==> run E: inputs <==
// AuctionSearch
module AuctionSearch(
  input         clock,
  input         reset,
  output        io_rewardIn_0_ready,
  input         io_rewardIn_0_valid,
  input  [7:0]  io_rewardIn_0_reward,
  input  [10:0] io_rewardIn_0_idx,
  input         io_rewardIn_0_last,
  output [10:0] io_agentIdx_0,
  input  [7:0]  io_price_0,
  output        io_rewardIn_1_ready,
  input         io_rewardIn_1_valid,
  input  [7:0]  io_rewardIn_1_reward,
  input  [10:0] io_rewardIn_1_idx,
  output [10:0] io_agentIdx_1,
  input  [7:0]  io_price_1,
  output        io_rewardIn_2_ready,
  input         io_rewardIn_2_valid,
  input  [7:0]  io_rewardIn_2_reward,
  input  [10:0] io_rewardIn_2_idx,
  output [10:0] io_agentIdx_2,
  input  [7:0]  io_price_2,
  output        io_rewardIn_3_ready,
  input         io_rewardIn_3_valid,
  input  [7:0]  io_rewardIn_3_reward,
  input  [10:0] io_rewardIn_3_idx,
  output [10:0] io_agentIdx_3,
  input  [7:0]  io_price_3,
  output        io_rewardIn_4_ready,
  input         io_rewardIn_4_valid,
  input  [7:0]  io_rewardIn_4_reward,
  input  [10:0] io_rewardIn_4_idx,
  output [10:0] io_agentIdx_4,
  input  [7:0]  io_price_4,
  output        io_rewardIn_5_ready,
  input         io_rewardIn_5_valid,
  input  [7:0]  io_rewardIn_5_reward,
  input  [10:0] io_rewardIn_5_idx,
  output [10:0] io_agentIdx_5,
  input  [7:0]  io_price_5,
  output        io_rewardIn_6_ready,
  input         io_rewardIn_6_valid,
  input  [7:0]  io_rewardIn_6_reward,
  input  [10:0] io_rewardIn_6_idx,
  output [10:0] io_agentIdx_6,
  input  [7:0]  io_price_6,
  ...
export LEC_CHECK = 0
export CAP_MARGIN = 25
export CORE_MARGIN = 2
export CORE_UTILIZATION = 72
export GPL_ROUTABILITY_DRIVEN = 0
export HOLD_SLACK_MARGIN = 0.29
export MAX_ROUTING_LAYER = met4
export MIN_ROUTING_LAYER = met1
export SETUP_SLACK_MARGIN = 0.52
export SLEW_MARGIN = 20
export TNS_END_PERCENT = 100
create_clock -name core_clock -period 4.43 [get_ports {clock}]
run.sh (not shown) runs the stock make flow with config.mk's settings and CLKGATE_MAP_FILE=.
==> run X (differences from run E) <==
==> flow/config.mk (replaced) <==
export PLATFORM = sky130hd
export DESIGN_NAME = AuctionSearch
export DESIGN_NICKNAME = AuctionSearch
export VERILOG_FILES = /design/flow/design.v
export SDC_FILE = /design/flow/constraint.sdc
export NUM_CORES = 4
export LEC_CHECK = 0
export CAP_MARGIN = 20
export CORE_MARGIN = 2
export CORE_UTILIZATION = 9
export PLACE_DENSITY = 0.6
export SLEW_MARGIN = 20
==> flow/constraint.sdc (replaced) <==
create_clock -name core_clock -period 4.15 [get_ports {clock}]
set_input_delay 0.8300 -clock core_clock [delete_from_list [all_inputs] [get_ports {clock}]]
set_output_delay 0.8300 -clock core_clock [all_outputs]
set_load 0.01 [all_outputs]
==> flow_summary.ini <==
; yosys + openroad results
[worst_setup_path]
crit_buf_inv = 2
end_kind = flip-flop

[floorplanning]
tap_cells = 864

[grt]
grt_pass1_wl_um = 210000

[routing]
vias = 43489
n_antenna_cell = 1

[sta]
fin_skew_ps = 25.8

[outcome]
outcome = no timing/DRC/antenna violations
Source of the figures above: run E

==> flow_summary.ini <==
; yosys + openroad results
[sta]
fin_skew_ps = 68.4

[outcome]
outcome = no timing/DRC/antenna violations

[worst_setup_path]
end_kind = primary output
crit_buf_inv = 1

[placement]
dp_cells = 13335

[routing]
n_antenna_cell = 13
vias = 41960

[grt]
grt_pass1_wl_um = 259000
Source of the figures above: run X


========
==> run A: inputs <==
AuctionSearch again, from the RTL that the note above started with.
## AuctionSearch
module AuctionSearch(
  input         clock,
  input         reset,
  output        io_rewardIn_0_ready,
  input         io_rewardIn_0_valid,
  input  [7:0]  io_rewardIn_0_reward,
  input  [10:0] io_rewardIn_0_idx,
  input         io_rewardIn_0_last,
  output [10:0] io_agentIdx_0,
  input  [7:0]  io_price_0,
  output        io_rewardIn_1_ready,
  input         io_rewardIn_1_valid,
  input  [7:0]  io_rewardIn_1_reward,
  input  [10:0] io_rewardIn_1_idx,
  output [10:0] io_agentIdx_1,
  input  [7:0]  io_price_1,
  output        io_rewardIn_2_ready,
  input         io_rewardIn_2_valid,
  input  [7:0]  io_rewardIn_2_reward,
  input  [10:0] io_rewardIn_2_idx,
  output [10:0] io_agentIdx_2,
  input  [7:0]  io_price_2,
  output        io_rewardIn_3_ready,
  input         io_rewardIn_3_valid,
  input  [7:0]  io_rewardIn_3_reward,
  input  [10:0] io_rewardIn_3_idx,
  output [10:0] io_agentIdx_3,
  input  [7:0]  io_price_3,
  output        io_rewardIn_4_ready,
  input         io_rewardIn_4_valid,
  input  [7:0]  io_rewardIn_4_reward,
  input  [10:0] io_rewardIn_4_idx,
  output [10:0] io_agentIdx_4,
  input  [7:0]  io_price_4,
  output        io_rewardIn_5_ready,
  input         io_rewardIn_5_valid,
  input  [7:0]  io_rewardIn_5_reward,
  input  [10:0] io_rewardIn_5_idx,
  output [10:0] io_agentIdx_5,
  input  [7:0]  io_price_5,
  output        io_rewardIn_6_ready,
  input         io_rewardIn_6_valid,
  input  [7:0]  io_rewardIn_6_reward,
  input  [10:0] io_rewardIn_6_idx,
  output [10:0] io_agentIdx_6,
  input  [7:0]  io_price_6,
  output        io_rewardIn_7_ready,
  input         io_rewardIn_7_valid,
  input  [7:0]  io_rewardIn_7_reward,
  input  [10:0] io_rewardIn_7_idx,
  output [10:0] io_agentIdx_7,
  input  [7:0]  io_price_7,
  input         io_resultOut_ready,
  output        io_resultOut_valid,
  output [10:0] io_resultOut_winner,
  output [7:0]  io_resultOut_bid
);
clock: 4.0 ns
lec_check: 0
cap_margin: 20
core_margin: 2
core_utilization: 70
cts_cluster_size: 35
place_density: 0.6
setup_slack_margin: 0.61
slew_margin: 20
==> inputs of run D, as changes to run A <==
- CAP_MARGIN: 20 -> 5
- CELL_PAD_IN_SITES_DETAIL_PLACEMENT: unset -> 1
- CELL_PAD_IN_SITES_GLOBAL_PLACEMENT: unset -> 1
- CORE_MARGIN: 2 -> 3
- CORE_UTILIZATION: 70 -> 72
- CTS_CLUSTER_DIAMETER: unset -> 89
- CTS_CLUSTER_SIZE: 35 -> 13
- HOLD_SLACK_MARGIN: unset -> -0.05
- MIN_ROUTING_LAYER: unset -> met1
- PLACE_DENSITY: 0.6 -> unset
- SETUP_SLACK_MARGIN: 0.61 -> 0.84
- SLEW_MARGIN: 20 -> 35
- TNS_END_PERCENT: unset -> 95
==> impl_metrics.env <==
# source this file to load flow results
export IMPL_status="finished with violations"
export IMPL_violatedChecks="setup timing"
export IMPL_use_met2_pct=59.7
export IMPL_maxCapViolations=0
export IMPL_finalWorstSetupSlack_ps=-46.3
export IMPL_drc=0
export IMPL_dominant_cells="combinational gates"
export IMPL_setup_viol=2
export IMPL_ff_count=998
export IMPL_share_seq_of_total_power_pct=44.2
export IMPL_clk_share_pct=5.92
Source of the figures above: run A

==> impl_metrics.env <==
# flow metrics
export IMPL_status="aborted with a tool error"
export IMPL_stop_stage="global placement without I/O"
export IMPL_error="[ERROR GPL-0301] Utilization 111.438 % exceeds 100%."
export IMPL_chipArea_sq_um=70200
export IMPL_die_w_um=265
export IMPL_synthFlopType="dfxtp_1"
export IMPL_synthCells=6125
export IMPL_top_area_share_pct=41.4
export IMPL_ys_cells=6125
Source of the figures above: run D


========
==> inputs of job 3564 <==
AuctionSearch again, from the RTL that the note above started with.
make LEC_CHECK=0 CAP_MARGIN=20 CORE_MARGIN=2 CORE_UTILIZATION=66 SETUP_SLACK_MARGIN=0.64 SLEW_MARGIN=20 finish   # period 2.11 ns
==> job 2449: changes against job 3564 <==
--- a/flow/config.mk
+++ b/flow/config.mk
@@ -9,4 +9,4 @@
 export CORE_MARGIN = 2
-export CORE_UTILIZATION = 66
-export SETUP_SLACK_MARGIN = 0.64
+export CORE_UTILIZATION = 21
+export PLACE_DENSITY = 0.6
 export SLEW_MARGIN = 20
==> flow/constraint.sdc (replaced) <==
create_clock -name core_clock -period 4.52 [get_ports {clock}]
set_input_delay 0.9040 -clock core_clock [delete_from_list [all_inputs] [get_ports {clock}]]
set_output_delay 0.9040 -clock core_clock [all_outputs]
set_load 0.01 [all_outputs]
==> comparison table <==
item                                                                                     job 3564        job 2449
Run status                                                                 stopped before the end  finished clean
Failing step                                                                       global routing               -
Number of standard cells reported by yosys                                                   6125            6125
Simple logic cell fraction of the synthesized area                                          19.1%           19.1%
Horiz. Die Dim                                                                             275 um          484 um
Number of storage elements in the synthesis netlist                                           998             998
Placed cell count                                                                            7836            9152
Count of buffers inserted at the top-level ports                                              340             340
Core Box Area                                                                           72700 um2      229000 um2
Chip area                                                                               75400 um2      234000 um2
Total clock buffers created by CTS                                                            100             103
Number of post-CTS setup repair buffers                                                       111               0
Global placement routability congestion                                                     0.942           0.872
Number of clock sinks                                                                         998             998
Total half-perimeter wirelength after legalization and detailed placement               104000 um       102000 um
Chip Height                                                                                275 um          484 um
Synthesized-area fraction occupied by xor and xnor cells                                    2.38%           2.38%
Number of cells upsized or downsized after cts                                                753               2
Std cell rows                                                                                  99             176
Placed Area                                                                             59800 um2       54700 um2
Starting utilization of the core area                                                       66.4%           21.1%
Post-place setup slack                                                                   -1.20 ns        0.484 ns

========
==> run R <==
Starting RTL as in the previous note.
Settings: LEC_CHECK=0, ABC_AREA=1, CAP_MARGIN=20, CORE_MARGIN=2, CORE_UTILIZATION=72, CTS_CLUSTER_DIAMETER=249, MAX_ROUTING_LAYER=met4, PLACE_DENSITY=0.6, SETUP_SLACK_MARGIN=-0.16, SLEW_MARGIN=20; clock period 2.19 ns.
==> inputs of run P, as changes to run R <==
ABC_AREA = default   (was 1)
CORE_UTILIZATION = 71   (was 72)
CTS_CLUSTER_DIAMETER = default   (was 249)
CTS_CLUSTER_SIZE = 33   (was default)
MAX_ROUTING_LAYER = default   (was met4)
PLACE_DENSITY = default   (was 0.6)
SETUP_SLACK_MARGIN = 0.6   (was -0.16)
==> flow/constraint.sdc (replaced) <==
create_clock -name core_clock -period 2.11 [get_ports {clock}]
set_input_delay 0.4220 -clock core_clock [delete_from_list [all_inputs] [get_ports {clock}]]
set_output_delay 0.4220 -clock core_clock [all_outputs]
set_load 0.01 [all_outputs]
==> comparison table <==
| item | run P | run R |
|---|---|---|
| Outcome | aborted with a tool error | aborted with a tool error |
| Last stage reached | global routing | global routing |
| Avg Cell Area, Syn | 7.89 µm² | 7.01 µm² |
| CTS Buf Count | 98 | 97 |
| Die outline width | 265 µm | 271 µm |
| # rows | 95 | 97 |
| Share of Yosys cell area claimed by the top area cell type | 41.4% | 39.0% |
| Worst slack, placed | -1260 ps | -605 ps |
| Area reported by Yosys stat | 48300 µm² | 51200 µm² |
| DP HPWL | 108000 µm | 106000 µm |
| Count of mapped cells out of synthesis | 6125 | 7304 |
| Synth Seq Share | 41.4% | 39.0% |
| Vertical extent of the die | 265 µm | 271 µm |
| Core utilization at floorplan | 71.8% | 72.9% |

========
==> inputs of job 2033 <==
Starting RTL as in the previous note.
export LEC_CHECK = 0
export ABC_AREA = 1
export CAP_MARGIN = 5
export CORE_MARGIN = 4
export CORE_UTILIZATION = 26
export CTS_CLUSTER_SIZE = 95
export GPL_ROUTABILITY_DRIVEN = 0
export MAX_ROUTING_LAYER = met4
export MIN_ROUTING_LAYER = met1
export SETUP_SLACK_MARGIN = 0.9
export SLEW_MARGIN = 20
export TNS_END_PERCENT = 25
create_clock -name core_clock -period 3.53 [get_ports {clock}]
==> job 124: changes against job 2033 <==
ABC_AREA = default   (was 1)
CAP_MARGIN = 25   (was 5)
CORE_MARGIN = 2   (was 4)
CORE_UTILIZATION = 70   (was 26)
CTS_CLUSTER_SIZE = default   (was 95)
HOLD_SLACK_MARGIN = 0.11   (was default)
SETUP_SLACK_MARGIN = default   (was 0.9)
==> flow/constraint.sdc (replaced) <==
create_clock -name core_clock -period 4.56 [get_ports {clock}]
set_input_delay 0.9120 -clock core_clock [delete_from_list [all_inputs] [get_ports {clock}]]
set_output_delay 0.9120 -clock core_clock [all_outputs]
set_load 0.01 [all_outputs]
==> job 1266: changes against job 2033 <==
ABC_AREA = default   (was 1)
CAP_MARGIN = 25   (was 5)
CORE_UTILIZATION = 58   (was 26)
CTS_CLUSTER_SIZE = default   (was 95)
GPL_ROUTABILITY_DRIVEN = 1   (was 0)
HOLD_SLACK_MARGIN = 0.3   (was default)
SETUP_SLACK_MARGIN = default   (was 0.9)
==> flow/constraint.sdc (replaced) <==
create_clock -name core_clock -period 2.38 [get_ports {clock}]
set_input_delay 0.4760 -clock core_clock [delete_from_list [all_inputs] [get_ports {clock}]]
set_output_delay 0.4760 -clock core_clock [all_outputs]
set_load 0.01 [all_outputs]
==> results.tsv <==
metric	value	unit
FILL cells	4798	
Clk pwr share	42.1	%
status	no timing/DRC/antenna violations	
Flop+latch power	9.26	mW
non-clock inverter count	296	
Post-CTS Setup Repair Bufs	0	
DR vias/cell	5.98	
the above is filed under job 124

==> results.tsv <==
metric	value	unit
status	no timing/DRC/antenna violations	
FILL cells	20528	
non-clock inverter count	926	
DR vias/cell	4.69	
Flop+latch power	12.4	mW
Pwr Density	477	nW/um^2
Post-CTS Setup Repair Bufs	51	
FA/HA/MAJ Cells, Area Fraction	8.41	%
FF+latch area	20200	um^2
the above is filed under job 2033

==> results.tsv <==
metric	value	unit
status	finished with violations	
non-clock inverter count	298	
FILL cells	5600	
Final setup viols	536	
Post-CTS Setup Repair Bufs	77	
Clk pwr share	39.8	%
Violated Checks	setup timing	
worst setup margin	-938	ps
uppermost routed layer	met4	
Power Internal	30.1	mW
the above is filed under job 1266


========
==> run a <==
Starting RTL as in the previous note.
clock: 6.45 ns
lec_check: 0
cap_margin: 20
cell_pad_in_sites_global_placement: 0
core_margin: 8
core_utilization: 41
max_routing_layer: met5
min_routing_layer: met2
place_density: 0.9
slew_margin: 10
==> inputs of run b, as changes to run a <==
==> flow/config.mk (replaced) <==
export PLATFORM = sky130hd
export DESIGN_NAME = AuctionSearch
export DESIGN_NICKNAME = AuctionSearch
export VERILOG_FILES = /design/flow/design.v
export SDC_FILE = /design/flow/constraint.sdc
export NUM_CORES = 4
export LEC_CHECK = 0
export CAP_MARGIN = 20
export CORE_MARGIN = 2
export CORE_UTILIZATION = 70
export CTS_CLUSTER_SIZE = 52
export SETUP_SLACK_MARGIN = 0.31
export SLEW_MARGIN = 20
==> flow/constraint.sdc (replaced) <==
create_clock -name core_clock -period 3.25 [get_ports {clock}]
set_input_delay 0.6500 -clock core_clock [delete_from_list [all_inputs] [get_ports {clock}]]
set_output_delay 0.6500 -clock core_clock [all_outputs]
set_load 0.01 [all_outputs]
==> CHANGELOG.md <==
## Implementation

- DR vias/cell: 7.54
- Final net count: 6,767
- Worst r2r dst: search.compRegs_3_0_runningBid[0]$_SDFFE_PP0N_
- Share of the clock period used by the worst path: 0.762
- Die y size: 359 µm
- Worst setup path start: search.slast_runningWinner_runningBid[1]$_SDFFE_PP0P_
- Layout Skew: 55.5 ps
- Initial antenna violation count: 0
- DR iter-0 viols: 13,000
- Metal1 wirelength: 0 µm
- Post-route insts no fill: 7,843
- Result of the run: no timing/DRC/antenna violations
- DIE WIDTH: 359 µm
The numbers above come from run a.

==> CHANGELOG.md <==
## Implementation

- Result of the run: finished with violations
- Metal1 wirelength: 63,500 µm
- DR vias/cell: 6.56
- Die y size: 267 µm
- Number of failing setup endpoints in the final timing report: 96
- Final net count: 7,123
- Fin worst setup slack: -1200 ps
- Blocking Checks: setup timing
The numbers above come from run b.


========
==> trial 5 <==
AuctionSearch again, from the RTL that the note above started with.
make LEC_CHECK=0 ABC_AREA=1 CAP_MARGIN=25 CORE_MARGIN=2 CORE_UTILIZATION=70 CTS_CLUSTER_SIZE=37 GPL_ROUTABILITY_DRIVEN=1 HOLD_SLACK_MARGIN=0.3 MAX_ROUTING_LAYER=met4 MIN_ROUTING_LAYER=met1 SLEW_MARGIN=20 TNS_END_PERCENT=70 finish   # period 2.13 ns
==> build 57 (differences from trial 5) <==
CORE_UTILIZATION = 68   (was 70)
CTS_CLUSTER_SIZE = unset   (was 37)
==> flow/constraint.sdc (replaced) <==
create_clock -name core_clock -period 2.58 [get_ports {clock}]
set_input_delay 0.5160 -clock core_clock [delete_from_list [all_inputs] [get_ports {clock}]]
set_output_delay 0.5160 -clock core_clock [all_outputs]
set_load 0.01 [all_outputs]
==> notes <==
In synthesized area, build 57 and trial 5 do not differ.
In synthesized cell count, build 57 and trial 5 do not differ.
Die size: trial 5 is smaller than build 57 (about 2.8%).
Build 57 completed, yet does not pass: setup timing. Trial 5 died in global routing (5_1_grt) with DPL-0038.
Power is estimated from default activity; no workload was simulated.
